## run A
Design enduro_video, start of the top module:
module enduro_video(iRST_n,
                    iVGA_CLK,
                    show_cars,
                    car_user_x,
                    car2_x,
                    car2_y,
                    car3_x,
                    car3_y,
                    oBLANK_n,
                    oHS,
                    oVS,
                    b_data,
                    g_data,
                    r_data);
Size in the first run: ~3,400 cells after synthesis, roughly 80 I/O pins, about 26,000 sq um of cells after synthesis.
export LEC_CHECK = 0
export CAP_MARGIN = 5
export CORE_ASPECT_RATIO = 0.84
export CORE_MARGIN = 2
export CORE_UTILIZATION = 72
export CTS_CLUSTER_DIAMETER = 26
export CTS_CLUSTER_SIZE = 99
export HOLD_SLACK_MARGIN = -0.04
export PLACE_DENSITY_LB_ADDON = 0.24
export SETUP_SLACK_MARGIN = 0.82
export SLEW_MARGIN = 35
create_clock -name core_clock -period 6.32 [get_ports {iVGA_CLK}]
run.sh (not shown) runs the stock make flow with config.mk's settings and CLKGATE_MAP_FILE=.
| run A | all stages done | FAIL | setup timing |
Modified inputs, run B compared to run A
Settings: changing CAP_MARGIN from 5 to 20; changing CORE_ASPECT_RATIO from 0.84 to 0.88; changing CTS_CLUSTER_SIZE from 99 to 14; changing SLEW_MARGIN from 35 to 0; removing SETUP_SLACK_MARGIN (formerly 0.82); changing HOLD_SLACK_MARGIN from -0.04 to -0.08; removing CTS_CLUSTER_DIAMETER (formerly 26); changing the clock period (ns, I/O delays scaled along) from 6.32 to 5.9.
==> results <==
Run status, run B: aborted in global routing (5_1_grt), error GRT-0232. Per the comparison of run B with run A, number of instances resized during post-cts repair +45, sequential-to-total area share from yosys stat ~0 delta, initial cell density of the core +0.51 points. For die area, run B and run A come out practically identical. Compared with run A, in run B number of distinct library cells after synthesis was more or less identical, cell total after placement went up by 93, post-synthesis compound-gate area fraction was more or less identical.
Modified inputs, run C compared to run B
Settings: removing CORE_ASPECT_RATIO (formerly 0.88); removing HOLD_SLACK_MARGIN (formerly -0.08); removing PLACE_DENSITY_LB_ADDON (formerly 0.24); removing CTS_CLUSTER_SIZE (formerly 14); changing SLEW_MARGIN from 0 to 40; changing CAP_MARGIN from 20 to 5; changing the clock period (ns, I/O delays scaled along) from 5.9 to 5.72.
--- outcome ---
From the logs: run C reached the end of the flow and failed the layout checks with setup timing.
Post-synthesis share of cell area spent on and, or, nand and nor gates: run C vs run B identical
Diff run C..run B | number of standard cells after synthesis | unchanged
Re per-instance average area after synthesis: no difference whatsoever between run C and run B.
Die area across run C and run B: no real change.
The post-CTS setup-driven buffer insertion count in run C is 0.816 times that in run B.
Lower placer's final routability congestion estimate among run C and run B: run C
Compared with run B, in run C cell row count +5, number of sinks handled by clock tree synthesis ~0 delta, die span in y +12 um.
[inputs] run D vs run C
Settings: SETUP_SLACK_MARGIN now -0.53, previously not set; HOLD_SLACK_MARGIN now -0.09, previously not set.
==> results <==
- Although it ran to completion, run D produced a layout that fails the final checks because of capacitance limit, slew limit, setup timing.
- [compare] base=run C new=run D: number of violations of the max-capacitance limit picked up an extra 2, sequential fraction of total cell area neither gained nor lost much, worst setup slack after placement picked up an extra 210 ps.

Starting RTL as in the previous note.
export LEC_CHECK = 0
export CAP_MARGIN = 35
export CELL_PAD_IN_SITES_DETAIL_PLACEMENT = 2
export CELL_PAD_IN_SITES_GLOBAL_PLACEMENT = 2
export CORE_MARGIN = 2
export CORE_UTILIZATION = 49
export CTS_CLUSTER_DIAMETER = 220
export CTS_CLUSTER_SIZE = 70
export GPL_ROUTABILITY_DRIVEN = 1
export GPL_TIMING_DRIVEN = 0
export HOLD_SLACK_MARGIN = -0.04
export MIN_ROUTING_LAYER = met2
export PLACE_DENSITY_LB_ADDON = 0.17
export SETUP_SLACK_MARGIN = 0.11
export SLEW_MARGIN = 20
export TNS_END_PERCENT = 75
create_clock -name core_clock -period 6.33 [get_ports {iVGA_CLK}]
The first run ended with an error in detailed placement (3_5_place_dp).
Rerun with:
- ABC_AREA: not set -> 1
- CAP_MARGIN: 35 -> 0
- CELL_PAD_IN_SITES_DETAIL_PLACEMENT: 2 -> not set
- CORE_ASPECT_RATIO: not set -> 1.88
- CORE_UTILIZATION: 49 -> 40
- CTS_CLUSTER_DIAMETER: 220 -> 156
- CTS_CLUSTER_SIZE: 70 -> 99
- HOLD_SLACK_MARGIN: -0.04 -> 0.23
- PLACE_DENSITY_LB_ADDON: 0.17 -> not set
- SETUP_SLACK_MARGIN: 0.11 -> -0.97
- TNS_END_PERCENT: 75 -> not set
- clock period: 6.33 -> 15.0 ns (I/O delays scaled with it)
Effect: This time the run finished clean. Synthesized area drops by 6.0%. Synthesized cell count climbs by 7.9%. Die size climbs by 15%.
Rerun with:
- ABC_AREA: 1 -> 0
- CAP_MARGIN: 0 -> 20
- CELL_PAD_IN_SITES_GLOBAL_PLACEMENT: 2 -> not set
- CORE_ASPECT_RATIO: 1.88 -> not set
- CORE_UTILIZATION: 40 -> 65
- CTS_CLUSTER_DIAMETER: 156 -> 285
- CTS_CLUSTER_SIZE: 99 -> 100
- GPL_ROUTABILITY_DRIVEN: 1 -> not set
- GPL_TIMING_DRIVEN: 0 -> not set
- MIN_ROUTING_LAYER: met2 -> not set
- PLACE_DENSITY: not set -> 0.38
- SETUP_SLACK_MARGIN: -0.97 -> not set
Result:
- The changed run finished clean
- setup slack gets better by 2300 ps
- final cell count shrinks by roughly a tenth
- cell area climbs by a few percent
- utilization increases by 25 points
- worst hold slack gets worse by 38 ps
- maximum frequency came out higher by a quarter to a third
- register-to-register slack improved by 2300 ps
Rerun with:
- CORE_UTILIZATION: 65 -> 58
- PLACE_DENSITY: 0.38 -> 0.83
- TNS_END_PERCENT: not set -> 15
=>
- clock power climbs by about 18%
- synthesized cell count is unchanged
- sequential share of layout area is about the same

== run 1 ==
enduro_video again, from the RTL that the note above started with.
clock: 10.6 ns
lec_check: 0
abc_area: 1
cap_margin: 15
cell_pad_in_sites_detail_placement: 1
core_margin: 2
core_utilization: 16
slew_margin: 20
Run 1 ended with every stage complete and zero timing, DRC or antenna violations.
Input-level comparison between run 2 and run 1:
Settings: a change of CORE_UTILIZATION from 16 to 28; an added CTS_CLUSTER_DIAMETER of 398; a deleted ABC_AREA that had been 1; an added CTS_CLUSTER_SIZE of 98; a change of CAP_MARGIN from 15 to 20; a deleted CELL_PAD_IN_SITES_DETAIL_PLACEMENT that had been 1; a change of the clock period (ns, I/O delays scaled along) from 10.6 to 15.0.
Notes after the runs:
Number of buffers other than clock buffers in the final layout: lower on run 1. [compare] base=run 1 new=run 2: detailed-placement wirelength estimate went down, area reported by Yosys stat went up, final area went up. As far as number of ports placed on the die boundary goes, run 1 and run 2 are indistinguishable; the numbers are identical. Relative to run 1, synthesized cell count has gone down in run 2. Having completed the whole flow, run 2 delivered a layout that passed the timing, DRC and antenna checks.
Inputs modified between run 2 and run 3:
Settings: CELL_PAD_IN_SITES_GLOBAL_PLACEMENT newly set to 3; CORE_UTILIZATION changed from 28 to 40; CTS_CLUSTER_SIZE changed from 98 to 100.
### Flow results
Lower placed cell area was reported by run 3, not run 2.
First-pass GRT wire length (lower): run 2
Compared with run 2, run 3 supports a lower clock frequency.
Core utilization: run 3 higher than run 2
On sequential cell area share, run 2 tracks run 3 almost exactly.
[inputs] run 4 vs run 3
Settings: clearing CTS_CLUSTER_DIAMETER, which used to be 398; clearing CELL_PAD_IN_SITES_GLOBAL_PLACEMENT, which used to be 3; clearing CTS_CLUSTER_SIZE, which used to be 100.
==> comparison <==
- Looking at run 3 and run 4, the cell count after synthesis is a wash.
- Run 4 vs. run 3: sequential share of power moved up; leakage power figure level; overall via count from detail_route moved down; synthesis-to-layout area growth moved down.
- The run showing the greater routed via count divided by cell count is run 3.
- Between run 4 and run 3, the sequential share of layout area figures differ only marginally.
- Core utilization of the finished layout across run 3 and run 4: no real change.
- Looking at tightest hold margin, run 4 sits 28 ps below run 3.

old:
enduro_video again, from the RTL that the note above started with.
Settings: LEC_CHECK=0, CAP_MARGIN=20, CORE_MARGIN=2, CORE_UTILIZATION=72, CTS_CLUSTER_DIAMETER=27, HOLD_SLACK_MARGIN=-0.08, PLACE_DENSITY=0.37, SETUP_SLACK_MARGIN=1.72, SLEW_MARGIN=20; clock period 6.92 ns.
old ended with every stage complete and zero timing, DRC or antenna violations.
The inputs of new differ from those of old as listed below.
- SETUP_SLACK_MARGIN no longer set, was 1.72
- HOLD_SLACK_MARGIN no longer set, was -0.08
- CTS_CLUSTER_DIAMETER no longer set, was 27
- CORE_UTILIZATION now 69, was 72
- CTS_CLUSTER_SIZE now 99, previously not set
- PLACE_DENSITY no longer set, was 0.37
- the clock period (ns, I/O delays scaled along) now 13.3, was 6.92
[summary]
- In summary, new completed successfully, with a layout that passed the timing, DRC and antenna checks.
- In new the fraction of the cycle the final worst path needs turned out 32 points lower than in old.
- Looking at final routed wire length divided by cell count across new and old, the one that comes out higher is old.
- Sequential share of the synthesized area: new vs old identical
- Compared with old, in new time the final worst path needs with I/O delays and setup +1.76 ns; final design area excluding fillers -6.3%; wire length -5100 um.

## willow
Starting RTL as in the previous note.
clock: 6.38 ns
lec_check: 0
abc_area: 1
cap_margin: 30
core_margin: 2
core_utilization: 72
cts_cluster_diameter: 220
cts_cluster_size: 51
gpl_routability_driven: 0
hold_slack_margin: 0.08
place_density: 0.35
setup_slack_margin: -0.34
slew_margin: 30
Although it ran to completion, willow produced a layout that fails the final checks because of negative setup slack.
## Diff of input files: yarrow against willow
Settings: changing CAP_MARGIN from 30 to 20; changing SLEW_MARGIN from 30 to 20; changing CTS_CLUSTER_SIZE from 51 to 37; changing CTS_CLUSTER_DIAMETER from 220 to 103; removing GPL_ROUTABILITY_DRIVEN (formerly 0); removing SETUP_SLACK_MARGIN (formerly -0.34); removing HOLD_SLACK_MARGIN (formerly 0.08); setting PLACE_DENSITY_LB_ADDON to 0.26 for the first time; removing PLACE_DENSITY (formerly 0.35); changing the clock period (ns, I/O delays scaled along) from 6.38 to 7.62.
[summary]
- yarrow did not stop at any stage, and its layout met the timing, DRC and antenna checks.
- Changes observed in yarrow relative to willow: core utilization lower, power share of the clock group moved up, sequential cell area share shows an increase of 0.29 points, proportion of final cell area spent on non-clock buffers fell by 3.3 points, global-route wire length before repair now larger.
- yarrow vs. willow: global-route track usage on met3 higher; fraction of power spent switching nets higher.
- Required time reported for the critical path endpoint up 1.27 ns in yarrow wrt willow
- Looking at willow and yarrow, the clock skew is a wash.
Input changes introduced in ember (baseline for comparison: yarrow):
Settings: a change of PLACE_DENSITY_LB_ADDON from 0.26 to 0.24; a change of CTS_CLUSTER_SIZE from 37 to 23; an added HOLD_SLACK_MARGIN of -0.08; a deleted ABC_AREA that had been 1; a deleted CTS_CLUSTER_DIAMETER that had been 103; a change of the clock period (ns, I/O delays scaled along) from 7.62 to 5.9.
Results
From the logs: ember reached the end of the flow and failed the layout checks with negative setup slack. In the reports for ember and yarrow, the larger layout-stage area growth over the synthesis result belongs to ember. Diff yarrow -> ember | count of non-CTS inverters in the layout | down by more than half. Combinational-cell power consumption, ember and yarrow: lower on yarrow. Re worst hold slack: ember is 0.0036 ns down on yarrow. Compared to yarrow, the router laid down more metal wire for ember. When ember is set beside yarrow, its final area turns out to be 20% larger. yarrow → ember: post-route fraction of the period consumed by the critical path went up; critical path's largest stage delay decreased by 0.19 ns relative to the old numbers. Summary — sequential share of layout area, ember relative to yarrow: lower, by 0.77 points. Cell row count (higher): ember. ember vs yarrow, worst path setup slack after routing went down by 1.24 ns.
The inputs of indigo differ from those of ember as listed below.
Settings: PLACE_DENSITY_LB_ADDON changed from 0.24 to 0.25; SETUP_SLACK_MARGIN newly set to 1.72; CTS_CLUSTER_DIAMETER newly set to 29; CTS_CLUSTER_SIZE changed from 23 to 15; the clock period (ns, I/O delays scaled along) changed from 5.9 to 7.16.
Results
Per the final summary, indigo finished and its layout is clean on timing, DRC and antenna. Going from ember to indigo, clock transition time at the flip-flop clock pins of the worst setup and hold paths ~0 delta; pin count of the biggest net entering global routing went up. Compared with ember, in indigo final-stage net count now smaller, area overhead of the layout relative to synthesis lost 8.3 points, total power of the final layout lost 450 uW, area after detailed placement -about 7%. Share of the core filled with cells in the final layout for indigo is lower than for ember. Critical path depth in indigo vs ember: up about 6%. Non-clock buffer count came out lower on indigo than on ember. Comparing ember against indigo, there is no change at all in sequential cell count.
--- input diff indigo..raven ---
Settings: changing CTS_CLUSTER_SIZE from 15 to 98; changing CTS_CLUSTER_DIAMETER from 29 to 273; removing SETUP_SLACK_MARGIN (formerly 1.72); removing PLACE_DENSITY_LB_ADDON (formerly 0.25); removing HOLD_SLACK_MARGIN (formerly -0.08); changing the clock period (ns, I/O delays scaled along) from 7.16 to 15.0.
==> results <==
raven gives more shortest period the worst path allows than indigo did. Summary: with indigo as the reference, via count in raven moved down by a few percent. raven against indigo; total power divided by cell area is down by more than half. Sequential cell area share: raven vs indigo up 0.28 points. indigo has a higher logic depth of the worst setup path including buffers than raven. Global routing met2 resource utilization sits lower in raven than in indigo.
The inputs of cedar differ from those of raven as listed below.
Settings: CORE_UTILIZATION changed from 72 to 38; PLACE_DENSITY newly set to 0.35; ABC_AREA newly set to 0; TNS_END_PERCENT newly set to 10; CTS_CLUSTER_SIZE changed from 98 to 100; HOLD_SLACK_MARGIN newly set to 0.23; CTS_CLUSTER_DIAMETER changed from 273 to 285.
--- outcome ---
Between raven and cedar, die size increased. Summary of cedar over raven: core area climbed 90%; maximum frequency down 0.68%; area occupied by multi-input gates did not really move. Reported for raven and cedar, synthesized cell count turned out identical to the last digit. The run showing the greater part of the total power dissipated in the clock network is cedar. cedar reports its critical path start-end classification as in2reg while raven reports reg2reg. raven -> cedar: flip-flop count delta 0, exact match. Max starting density of the core across raven and cedar: raven.
Power and IR drop assume default switching activity.
